// processor
module processor(clk,reset,instr,PC,opcode,rd_index,rs_index,rt_index,shamt,constant,address,rd_value,rs_value,rt_value,low_out,high_out,SR);
input clk,reset;
input [15:0] instr;							 
reg [7:0] pc;
output [7:0] PC;
output [3:0] opcode;
output [2:0] rd_index, rs_index, rt_index, shamt;
output [5:0] constant;
output [8:0] address;
output [15:0] rd_value,rs_value,rt_value,low_out,high_out,SR;
always @ (posedge clk,posedge reset)
begin
	if(reset==1)
		begin
		pc<=0;
		end
	else if (pc>14)								 
		begin
		pc <= 0;
		end
	else if(opcode>=12 && opcode<=14) 		 
		begin
		pc <= pc + address; 
		end
	else 
		begin
		pc <= pc + 1; 								 
		end
end
assign PC = pc;
wire [3:0] opcode;
wire [2:0] rd_index,rs_index,rt_index,shamt;
wire [5:0] constant;
wire [8:0] address;
control_unit cal1(instr,opcode,rd_index,rs_index,rt_index,shamt,constant,address);
data_path cal2(clk,reset,opcode,rd_index,rs_index,rt_index,shamt,constant,rd_value,rs_value,rt_value,low_out,high_out,SR);
endmodule 
clock: 4.68 ns
lec_check: 0
cap_margin: 20
core_margin: 2
core_utilization: 58
slew_margin: 20
run.sh (not shown) runs the stock make flow with config.mk's settings and CLKGATE_MAP_FILE=.
The baseline produced a layout that fails on negative setup slack.
Next try:
--- a/flow/config.mk
+++ b/flow/config.mk
@@ -7,5 +7,14 @@
 export LEC_CHECK = 0
-export CAP_MARGIN = 20
-export CORE_MARGIN = 2
-export CORE_UTILIZATION = 58
-export SLEW_MARGIN = 20
+export CAP_MARGIN = 10
+export CELL_PAD_IN_SITES_DETAIL_PLACEMENT = 2
+export CELL_PAD_IN_SITES_GLOBAL_PLACEMENT = 3
+export CORE_MARGIN = 3
+export CORE_UTILIZATION = 40
+export GPL_ROUTABILITY_DRIVEN = 0
+export GPL_TIMING_DRIVEN = 0
+export MAX_ROUTING_LAYER = met4
+export MIN_ROUTING_LAYER = met2
+export PLACE_DENSITY_LB_ADDON = 0.17
+export SETUP_SLACK_MARGIN = 3.2
+export SLEW_MARGIN = 10
+export TNS_END_PERCENT = 10
==> flow/constraint.sdc (replaced) <==
create_clock -name core_clock -period 11.7 [get_ports {clk}]
set_input_delay 2.3400 -clock core_clock [delete_from_list [all_inputs] [get_ports {clk}]]
set_output_delay 2.3400 -clock core_clock [all_outputs]
set_load 0.01 [all_outputs]
The changed run died in 5_1_grt.
Area after synthesis is unchanged.
Die area grows by about 46%.
Synthesized cell count does not change.
Next try:
--- a/flow/config.mk
+++ b/flow/config.mk
@@ -7,7 +7,8 @@
 export LEC_CHECK = 0
+export ABC_AREA = 1
 export CAP_MARGIN = 10
 export CELL_PAD_IN_SITES_DETAIL_PLACEMENT = 2
-export CELL_PAD_IN_SITES_GLOBAL_PLACEMENT = 3
+export CELL_PAD_IN_SITES_GLOBAL_PLACEMENT = 0
 export CORE_MARGIN = 3
-export CORE_UTILIZATION = 40
+export CORE_UTILIZATION = 60
 export GPL_ROUTABILITY_DRIVEN = 0
@@ -15,6 +16,6 @@
 export MAX_ROUTING_LAYER = met4
-export MIN_ROUTING_LAYER = met2
+export MIN_ROUTING_LAYER = met1
 export PLACE_DENSITY_LB_ADDON = 0.17
 export SETUP_SLACK_MARGIN = 3.2
-export SLEW_MARGIN = 10
+export SLEW_MARGIN = 25
 export TNS_END_PERCENT = 10
Effect: This time the run did not get past 3_5_place_dp, error DPL-0033; die size went down by 34%; synthesized cell count rose by 25%; area after synthesis falls by 2.3%.
Next try:
==> flow/config.mk (replaced) <==
export PLATFORM = sky130hd
export DESIGN_NAME = processor
export DESIGN_NICKNAME = processor
export VERILOG_FILES = /design/flow/design.v
export SDC_FILE = /design/flow/constraint.sdc
export NUM_CORES = 4
export LEC_CHECK = 0
export ABC_AREA = 1
export CAP_MARGIN = 5
export CELL_PAD_IN_SITES_DETAIL_PLACEMENT = 1
export CELL_PAD_IN_SITES_GLOBAL_PLACEMENT = 0
export CORE_ASPECT_RATIO = 1.45
export CORE_MARGIN = 2
export CORE_UTILIZATION = 31
export GPL_ROUTABILITY_DRIVEN = 0
export GPL_TIMING_DRIVEN = 0
export HOLD_SLACK_MARGIN = 0.04
export MAX_ROUTING_LAYER = met4
export MIN_ROUTING_LAYER = met2
export PLACE_DENSITY = 0.63
export SETUP_SLACK_MARGIN = 1.01
export SLEW_MARGIN = 20
export TNS_END_PERCENT = 75
==> flow/constraint.sdc (replaced) <==
create_clock -name core_clock -period 5.55 [get_ports {clk}]
set_input_delay 1.1100 -clock core_clock [delete_from_list [all_inputs] [get_ports {clk}]]
set_output_delay 1.1100 -clock core_clock [all_outputs]
set_load 0.01 [all_outputs]
Effect:
- This time the run stopped in 5_1_grt (GRT-0116)
- synthesized cell count stays the same
- area after synthesis is unchanged
- die area went up by 88%

processor again, from the RTL that the note above started with.
Design processor, start of the top module:
module processor(clk,reset,instr,PC,opcode,rd_index,rs_index,rt_index,shamt,constant,address,rd_value,rs_value,rt_value,low_out,high_out,SR);
input clk,reset;
input [15:0] instr;							 
reg [7:0] pc;
output [7:0] PC;
output [3:0] opcode;
output [2:0] rd_index, rs_index, rt_index, shamt;
output [5:0] constant;
output [8:0] address;
output [15:0] rd_value,rs_value,rt_value,low_out,high_out,SR;
always @ (posedge clk,posedge reset)
begin
	if(reset==1)
		begin
		pc<=0;
		end
	else if (pc>14)								 
		begin
		pc <= 0;
		end
	else if(opcode>=12 && opcode<=14) 		 
		begin
		pc <= pc + address; 
		end
	else 
		begin
		pc <= pc + 1; 								 
		end
end
assign PC = pc;
wire [3:0] opcode;
wire [2:0] rd_index,rs_index,rt_index,shamt;
wire [5:0] constant;
wire [8:0] address;
control_unit cal1(instr,opcode,rd_index,rs_index,rt_index,shamt,constant,address);
data_path cal2(clk,reset,opcode,rd_index,rs_index,rt_index,shamt,constant,rd_value,rs_value,rt_value,low_out,high_out,SR);
endmodule 
make LEC_CHECK=0 CAP_MARGIN=5 CELL_PAD_IN_SITES_DETAIL_PLACEMENT=1 CELL_PAD_IN_SITES_GLOBAL_PLACEMENT=0 CORE_MARGIN=2 CORE_UTILIZATION=40 GPL_ROUTABILITY_DRIVEN=0 MAX_ROUTING_LAYER=met4 MIN_ROUTING_LAYER=met2 SLEW_MARGIN=20 TNS_END_PERCENT=75 finish   # period 5.46 ns
The first run did not get past global routing.
Then changed:
Settings changed: CAP_MARGIN 5 to 20, CELL_PAD_IN_SITES_DETAIL_PLACEMENT 1 to unset, CELL_PAD_IN_SITES_GLOBAL_PLACEMENT 0 to unset, CORE_UTILIZATION 40 to 58, CTS_CLUSTER_SIZE set to 72, GPL_ROUTABILITY_DRIVEN 0 to unset, HOLD_SLACK_MARGIN set to 0.27, MAX_ROUTING_LAYER met4 to unset, MIN_ROUTING_LAYER met2 to unset, SETUP_SLACK_MARGIN set to 1.34, TNS_END_PERCENT 75 to 5.
Clock period 5.46 ns to 4.68 ns, I/O delays scaled along.
Effect: Now the flow reached the layout checks and failed them: negative setup slack. Area after synthesis does not change. Die area goes down by about 30%. Synthesized cell count stays the same.
Then changed:
Settings changed: CORE_UTILIZATION 58 to 46, CTS_CLUSTER_SIZE 72 to unset, HOLD_SLACK_MARGIN 0.27 to unset, SETUP_SLACK_MARGIN 1.34 to unset, TNS_END_PERCENT 5 to unset.
Clock period 4.68 ns to 8.42 ns, I/O delays scaled along.
Effect:
- This time the run completed with no timing, DRC or antenna violations
- sequential share of layout area is higher by 2.0 points
- clock power is lower by well over a third
- routed wire length is lower by roughly a tenth
- cell count is lower by a few percent
- power is lower by well over a third
- area after synthesis is unchanged
- final area is lower by roughly a tenth
- clock skew is higher by 0.016 ns
- critical path depth is lower by 6
- non-clock buffer count is lower by 339
Then changed:
Settings changed: CORE_UTILIZATION 46 to 50.
Clock period 8.42 ns to 4.68 ns, I/O delays scaled along.
With this change the flow ran to the end with violations: negative setup slack.
Via count rises by roughly a tenth.
Worst setup slack gets worse by 2.8 ns.
Cell count rises by a little under a tenth.
Clock power rises by well over a third.
Routed wire length rises by a few percent.

processor again, from the RTL that the note above started with.
clock: 4.79 ns
lec_check: 0
cap_margin: 20
core_margin: 2
core_utilization: 58
setup_slack_margin: 1.2
slew_margin: 20
The first run finished but fails on negative setup slack.
Change:
Settings changed: CORE_UTILIZATION 58 to 57, CTS_CLUSTER_DIAMETER set to 44, CTS_CLUSTER_SIZE set to 75, SETUP_SLACK_MARGIN 1.2 to 1.3, TNS_END_PERCENT set to 5.
Clock period 4.79 ns to 4.68 ns, I/O delays scaled along.
After rerunning: The new run finished with negative setup slack left; combinational power decreases by 3.3%; utilization went down by 0.40 points; area after synthesis is unchanged; cell count went up by 1.4%; setup slack improves by 550 ps; wire length decreases by 6.7%; total power went up by 3.1%; count of clock-buffer cells in the layout decreases by 10; design area grows by 0.56%; critical path depth falls by 4; first-iteration DRC count decreases by 16%.
Change:
Settings changed: ABC_AREA set to 0, CAP_MARGIN 20 to 0, CELL_PAD_IN_SITES_DETAIL_PLACEMENT set to 1, CELL_PAD_IN_SITES_GLOBAL_PLACEMENT set to 0, CORE_MARGIN 2 to 8, CORE_UTILIZATION 57 to 48, CTS_CLUSTER_DIAMETER 44 to 168, CTS_CLUSTER_SIZE 75 to 53, GPL_TIMING_DRIVEN set to 0, MIN_ROUTING_LAYER set to met2, PLACE_DENSITY_LB_ADDON set to 0.3, SETUP_SLACK_MARGIN 1.3 to 0.17, TNS_END_PERCENT 5 to not set.
Clock period 4.68 ns to 7.98 ns, I/O delays scaled along.
After rerunning: This time the run did not get past global routing; synthesized cell count is unchanged; die size increases by a quarter to a third; area after synthesis is unchanged.
Change:
Settings changed: ABC_AREA 0 to not set, CAP_MARGIN 0 to 20, CELL_PAD_IN_SITES_DETAIL_PLACEMENT 1 to not set, CELL_PAD_IN_SITES_GLOBAL_PLACEMENT 0 to not set, CORE_MARGIN 8 to 2, CORE_UTILIZATION 48 to 40, CTS_CLUSTER_DIAMETER 168 to not set, CTS_CLUSTER_SIZE 53 to not set, GPL_TIMING_DRIVEN 0 to not set, MIN_ROUTING_LAYER met2 to not set, PLACE_DENSITY_LB_ADDON 0.3 to not set, SETUP_SLACK_MARGIN 0.17 to not set.
Clock period 7.98 ns to 8.42 ns, I/O delays scaled along.
Effect: Now the flow finished with timing, DRC and antenna clean. Area after synthesis stays the same. Synthesized cell count does not change. Die size grows by 8.8%.
Change:
Settings changed: CORE_UTILIZATION 40 to 65, MAX_ROUTING_LAYER set to met4, SETUP_SLACK_MARGIN set to 0.74.
Clock period 8.42 ns to 7.51 ns, I/O delays scaled along.
This time the run finished but fails on negative setup slack.
Critical path depth drops by 2.
Setup slack is worse by 520 ps.
Sequential share of layout area goes down by 0.86 points.
Combinational power came out higher by 27%.
Worst hold slack hardly moves.
Die area falls by about 40%.

Starting RTL as in the previous note.
clock: 4.05 ns
lec_check: 0
abc_area: 1
cap_margin: 20
core_aspect_ratio: 0.91
core_margin: 2
core_utilization: 72
cts_cluster_diameter: 42
place_density: 0.95
setup_slack_margin: 0.6
slew_margin: 20
The first run never finished: it broke off in clock tree synthesis.
Change:
==> flow/config.mk (replaced) <==
export PLATFORM = sky130hd
export DESIGN_NAME = processor
export DESIGN_NICKNAME = processor
export VERILOG_FILES = /design/flow/design.v
export SDC_FILE = /design/flow/constraint.sdc
export NUM_CORES = 4
export LEC_CHECK = 0
export CAP_MARGIN = 20
export CORE_MARGIN = 2
export CORE_UTILIZATION = 58
export SETUP_SLACK_MARGIN = 1.23
export SLEW_MARGIN = 20
==> flow/constraint.sdc (replaced) <==
create_clock -name core_clock -period 4.79 [get_ports {clk}]
set_input_delay 0.9580 -clock core_clock [delete_from_list [all_inputs] [get_ports {clk}]]
set_output_delay 0.9580 -clock core_clock [all_outputs]
set_load 0.01 [all_outputs]
Outcome:
- The changed run ran to the end with violations: negative setup slack
- synthesized cell count came out lower by about 20%
- die size came out higher by about 26%
- area after synthesis came out higher by about 2.4%
Power figures rest on the tool's default switching activity, not on a simulated workload.
